==> 03-07 <==
==> flow/design.v (excerpt) <==
module fpadd (
    clk, reset, start,
    a, b,
    sum, 
    done
);
Settings: LEC_CHECK=0, ABC_AREA=1, CAP_MARGIN=20, CORE_ASPECT_RATIO=0.5, CORE_MARGIN=2, CORE_UTILIZATION=43, CTS_CLUSTER_DIAMETER=378, CTS_CLUSTER_SIZE=98, PLACE_DENSITY=0.77, SETUP_SLACK_MARGIN=0.09, SLEW_MARGIN=20; clock period 5.0 ns.
run.sh (not shown) runs the stock make flow with config.mk's settings and CLKGATE_MAP_FILE=.
==> inputs of 02-05, as changes to 03-07 <==
- ABC_AREA: 1 -> 0
- CAP_MARGIN: 20 -> 5
- CORE_ASPECT_RATIO: 0.5 -> unset
- CORE_UTILIZATION: 43 -> 69
- CTS_CLUSTER_DIAMETER: 378 -> unset
- CTS_CLUSTER_SIZE: 98 -> 20
- GPL_ROUTABILITY_DRIVEN: unset -> 1
- PLACE_DENSITY: 0.77 -> unset
- SETUP_SLACK_MARGIN: 0.09 -> unset
- TNS_END_PERCENT: unset -> 70
==> flow/constraint.sdc (replaced) <==
create_clock -name core_clock -period 3.27 [get_ports {clk}]
set_input_delay 0.6540 -clock core_clock [delete_from_list [all_inputs] [get_ports {clk}]]
set_output_delay 0.6540 -clock core_clock [all_outputs]
set_load 0.01 [all_outputs]
==> summary.txt <==
Placer Congestion -> 0.9977
Grt met1 use -> 60.70%
Status -> complete, no violations
Largest net degree at the start of global routing -> 83
Register area -> 0.002937 mm²
Synth Instances -> 1472
Logic area -> 0.007223 mm²
Fin area -> 0.01283 mm²
Largest cells by area -> dfxtp_1, ha_1, a21oi_1, o21ai_0, nand2_1
(the above is from 02-05)
==> summary.txt <==
Status -> complete, no violations
Synth Instances -> 2067
Fin area -> 0.01384 mm²
Largest net degree at the start of global routing -> 65
Register area -> 0.002933 mm²
Grt met1 use -> 43.01%
Largest cells by area -> dfxtp_1, nand2_1, nor2_1, nand3_1, inv_1
MaxCap Viol Count -> 0
Placer Congestion -> 0.9838
Slew headroom -> 30.47%
RSZ-0062 raised after global routing -> no
Flop-to-flop setup slack -> 1.99 ns
Logic area -> 0.007884 mm²
Hold Path Class -> flip-flop to flip-flop
(the above is from 03-07)

==> inputs of 07-12 <==
fpadd again, from the RTL that the note above started with.
clock: 3.11 ns
lec_check: 0
abc_area: 0
cap_margin: 5
cell_pad_in_sites_detail_placement: 0
core_aspect_ratio: 0.5
core_margin: 9
core_utilization: 55
cts_cluster_diameter: 53
cts_cluster_size: 20
gpl_routability_driven: 0
place_density: 0.53
setup_slack_margin: 0.77
slew_margin: 20
tns_end_percent: 70
==> inputs of 05-09, as changes to 07-12 <==
CELL_PAD_IN_SITES_DETAIL_PLACEMENT = default   (was 0)
CORE_ASPECT_RATIO = default   (was 0.5)
CORE_MARGIN = 2   (was 9)
CORE_UTILIZATION = 70   (was 55)
CTS_CLUSTER_DIAMETER = default   (was 53)
PLACE_DENSITY = default   (was 0.53)
SETUP_SLACK_MARGIN = default   (was 0.77)
==> flow/constraint.sdc (replaced) <==
create_clock -name core_clock -period 3.34 [get_ports {clk}]
set_input_delay 0.6680 -clock core_clock [delete_from_list [all_inputs] [get_ports {clk}]]
set_output_delay 0.6680 -clock core_clock [all_outputs]
set_load 0.01 [all_outputs]
==> inputs of 03-26, as changes to 07-12 <==
CAP_MARGIN = 40   (was 5)
CELL_PAD_IN_SITES_DETAIL_PLACEMENT = default   (was 0)
CORE_ASPECT_RATIO = default   (was 0.5)
CORE_MARGIN = 2   (was 9)
CORE_UTILIZATION = 70   (was 55)
CTS_CLUSTER_DIAMETER = 201   (was 53)
CTS_CLUSTER_SIZE = 36   (was 20)
HOLD_SLACK_MARGIN = 0.29   (was default)
PLACE_DENSITY = default   (was 0.53)
SETUP_SLACK_MARGIN = 0.44   (was 0.77)
==> flow/constraint.sdc (replaced) <==
create_clock -name core_clock -period 2.82 [get_ports {clk}]
set_input_delay 0.5640 -clock core_clock [delete_from_list [all_inputs] [get_ports {clk}]]
set_output_delay 0.5640 -clock core_clock [all_outputs]
set_load 0.01 [all_outputs]
==> inputs of 05-28, as changes to 07-12 <==
CELL_PAD_IN_SITES_DETAIL_PLACEMENT = default   (was 0)
CORE_UTILIZATION = 45   (was 55)
CTS_CLUSTER_DIAMETER = 331   (was 53)
CTS_CLUSTER_SIZE = 98   (was 20)
PLACE_DENSITY = default   (was 0.53)
PLACE_DENSITY_LB_ADDON = 0.3   (was default)
SETUP_SLACK_MARGIN = -0.2   (was 0.77)
==> flow/constraint.sdc (replaced) <==
create_clock -name core_clock -period 2.17 [get_ports {clk}]
set_input_delay 0.4340 -clock core_clock [delete_from_list [all_inputs] [get_ports {clk}]]
set_output_delay 0.4340 -clock core_clock [all_outputs]
set_load 0.01 [all_outputs]
==> flow_summary.toml <==
# yosys + openroad results
[run_status]
outcome = "timing/DRC/antenna clean"

[worst_setup_path]
critical_path_cell_count = 11

[detailed_routing]
route.detailed.wl_per_inst_um = 24.93

[power]
vdd_ir_drop_max_v = 0.0004435
power_switching_mw = 2.888
sw_frac_of_total_pct = 38.91

[global_route]
grt_antenna_before_repair = 0

[clock_tree]
cts_resized = 203

[layout]
fin_cells = 1900
the above is filed under 07-12

==> flow_summary.toml <==
# yosys + openroad results
[run_status]
outcome = "finished with violations"
checkFailReasons = "negative setup slack"

[global_route]
grt_antenna_before_repair = 0

[power]
sw_frac_of_total_pct = 38.43
vdd_ir_drop_max_v = 0.0004371
power_switching_mw = 4.214

[sta]
setup_viol = 127
worst_slack_ns = -0.6076

[worst_setup_path]
critical_path_cell_count = 12
the above is filed under 05-28

==> flow_summary.toml <==
# yosys + openroad results
[run_status]
outcome = "timing/DRC/antenna clean"

[power]
sw_frac_of_total_pct = 36.03
vdd_ir_drop_max_v = 0.0004280

[clock_tree]
cts_resized = 0

[layout]
fin_cells = 1746

[global_route]
grt_antenna_before_repair = 0
the above is filed under 05-09

==> flow_summary.toml <==
# flow metrics
[clock_tree]
cts_resized = 138

[run_status]
firstError = "[ERROR GRT-0232] Routing congestion too high. Check the congestion heatmap in the GUI."
outcome = "did not finish"
flow.stopped_at = "global routing"

[global_route]
grtUsageMet1_pct = 84.99

[synthesis]
synthDistinctLibCells = 78

[floorplan]
floorplan.core_util_pct = 71.67
the above is filed under 03-26

